== build 30 ==
## System
module System(
	clk,
	rst,
	mbed,
	select,
	GreenBlueServoOut,
	RedServoOut,
	BinRecycleServoOut,
	RedBlueServoOut,
	GreenOtherServoOut,
	dispenseBlueLED,
	dispenseComplete,
	dispenseGreenLED,
	dispenseRedLED,
	mainState,
	mbedOutput,
	results,
	sortBlueLED,
	sortComplete,
	sortGreenLED,
	sortRedLED
);
input	clk;
input	rst;
input	[6:0] mbed;
input	[0:0] select;
output	GreenBlueServoOut;
output	RedServoOut;
output	BinRecycleServoOut;
output	RedBlueServoOut;
output	GreenOtherServoOut;
output	[0:0] dispenseBlueLED;
output	[0:0] dispenseComplete;
output	[0:0] dispenseGreenLED;
output	[0:0] dispenseRedLED;
output	[4:0] mainState;
output	[2:0] mbedOutput;
output	[2:0] results;
output	[0:0] sortBlueLED;
output	[0:0] sortComplete;
output	[0:0] sortGreenLED;
output	[0:0] sortRedLED;
wire	[1:0] conDispenseColour;
wire	[0:0] conDispenseStart;
wire	[2:0] conSortColour;
wire	[0:0] conSortStart;
wire	[2:0] controllerOutput;
wire	[0:0] dispenseComplete_ALTERA_SYNTHESIZED;
wire	[9:0] mainBinRecycle;
wire	[1:0] mainDispenseColour;
wire	[0:0] maindispenseStart;
wire	[9:0] mainGreenBlue;
wire	[9:0] mainGreenOther;
wire	[9:0] mainRed;
wire	[9:0] mainRedBlue;
  ...
clock: 3.16 ns
lec_check: 0
abc_area: 0
cap_margin: 20
core_margin: 2
core_utilization: 72
cts_cluster_diameter: 354
cts_cluster_size: 10
hold_slack_margin: 0.29
place_density_lb_addon: 0.12
setup_slack_margin: 0.93
slew_margin: 20
run.sh (not shown) runs the stock make flow with config.mk's settings and CLKGATE_MAP_FILE=.
Build 30 did not stop at any stage, and its layout met the timing, design-rule and antenna checks.
Here is what was changed in the inputs of build 59 compared with build 30.
# build 30
export LEC_CHECK = 0
export ABC_AREA = 0
export CAP_MARGIN = 20
export CORE_MARGIN = 2
export CORE_UTILIZATION = 72
export CTS_CLUSTER_DIAMETER = 354
export CTS_CLUSTER_SIZE = 10
export HOLD_SLACK_MARGIN = 0.29
export PLACE_DENSITY_LB_ADDON = 0.12
export SETUP_SLACK_MARGIN = 0.93
export SLEW_MARGIN = 20
create_clock -name core_clock -period 3.16 [get_ports {clk}]
# build 59
export LEC_CHECK = 0
export ABC_AREA = 1
export CAP_MARGIN = 20
export CORE_MARGIN = 2
export CORE_UTILIZATION = 72
export CTS_CLUSTER_DIAMETER = 214
export CTS_CLUSTER_SIZE = 14
export HOLD_SLACK_MARGIN = 0.29
export PLACE_DENSITY_LB_ADDON = 0.12
export SETUP_SLACK_MARGIN = 0.93
export SLEW_MARGIN = 20
create_clock -name core_clock -period 3.16 [get_ports {clk}]
## What came out
- On worst clock skew, build 59 and build 30 are basically level.
- Build 59 has delay of the slowest critical-path stage above what build 30 had.
- Comparing build 59 and build 30, the higher combinational share of power was measured on build 59.
- In build 59, area share of buffers outside the clock network is lower than in build 30.
- Build 59 has critical path depth below what build 30 had.
- Going from build 30 to build 59, placer's final routability congestion estimate shrank slightly.
- Taking build 30 as the reference, in build 59 power dissipated in sequential cells about even, final critical-path required period shows a reduction of 0.028 ns.
What build 53 does differently from build 59 at the input level:
# build 59
export LEC_CHECK = 0
export ABC_AREA = 1
export CAP_MARGIN = 20
export CORE_MARGIN = 2
export CORE_UTILIZATION = 72
export CTS_CLUSTER_DIAMETER = 214
export CTS_CLUSTER_SIZE = 14
export HOLD_SLACK_MARGIN = 0.29
export PLACE_DENSITY_LB_ADDON = 0.12
export SETUP_SLACK_MARGIN = 0.93
export SLEW_MARGIN = 20
create_clock -name core_clock -period 3.16 [get_ports {clk}]
# build 53
export LEC_CHECK = 0
export ABC_AREA = 0
export CAP_MARGIN = 20
export CORE_MARGIN = 2
export CORE_UTILIZATION = 72
export CTS_CLUSTER_DIAMETER = 61
export CTS_CLUSTER_SIZE = 10
export HOLD_SLACK_MARGIN = 0.29
export PLACE_DENSITY_LB_ADDON = 0.12
export SETUP_SLACK_MARGIN = 0.93
export SLEW_MARGIN = 20
create_clock -name core_clock -period 3.16 [get_ports {clk}]
Notes after the runs:
Build 53 reached the final stage; the timing, design-rule and antenna checks on its layout passed. Build 59 → build 53: growth of design area from synthesis to finish increased by 3.3 points relative to the old numbers; tightest slew margin relative to the limit saw a decrease; all-layer global routing usage has decreased; first-pass GRT wire length decreased 5.7 mm; fraction of the core area occupied by cells at floorplan lower. Sort build 59 and build 53 by largest fanout on the critical path asc -> top: build 59. Diff build 59 -> build 53: multiplexer area fraction after synthesis went up by 4.2 points, met3 routed wirelength dropped about 7%. Classification of the worst setup path: reg2out -> build 59, in2reg -> build 53.
What build 29 does differently from build 53 at the input level:
# build 53
export LEC_CHECK = 0
export ABC_AREA = 0
export CAP_MARGIN = 20
export CORE_MARGIN = 2
export CORE_UTILIZATION = 72
export CTS_CLUSTER_DIAMETER = 61
export CTS_CLUSTER_SIZE = 10
export HOLD_SLACK_MARGIN = 0.29
export PLACE_DENSITY_LB_ADDON = 0.12
export SETUP_SLACK_MARGIN = 0.93
export SLEW_MARGIN = 20
create_clock -name core_clock -period 3.16 [get_ports {clk}]
# build 29
export LEC_CHECK = 0
export CAP_MARGIN = 20
export CORE_MARGIN = 2
export CORE_UTILIZATION = 72
export CTS_CLUSTER_DIAMETER = 28
export CTS_CLUSTER_SIZE = 10
export PLACE_DENSITY_LB_ADDON = 0.19
export SETUP_SLACK_MARGIN = 0.93
export SLEW_MARGIN = 35
create_clock -name core_clock -period 3.16 [get_ports {clk}]
[summary]
Build 29 finished end to end and its layout was clean on timing, DRC and antenna.
Required time at the worst-slack endpoint: build 53 and build 29 compared, lower one is build 53
Build 29 — average detailed-routed wire length per instance 11% higher, build 53 as reference
| power dissipated in sequential cells | build 29 vs build 53 | ≈ equal |
Looking only at detailed placer's ending HPWL, and setting everything else aside, the higher value of build 53 and build 29 goes to build 29.
Global-route total usage across every layer: build 29 > build 53
The met2 wire length in build 53 is 0.853 times that in build 29.
The final period utilization number comes out lower for build 29 vs build 53.
Looking only at overall power consumption, and setting everything else aside, the lower value of build 53 and build 29 goes to build 53.
Main power-consuming group: registers -> build 53, clock -> build 29
For build 53, the uppermost metal layer occupied by signal nets was met4, unlike build 29, where it was met5.
Power figures rest on the tool's default switching activity, not on a simulated workload.
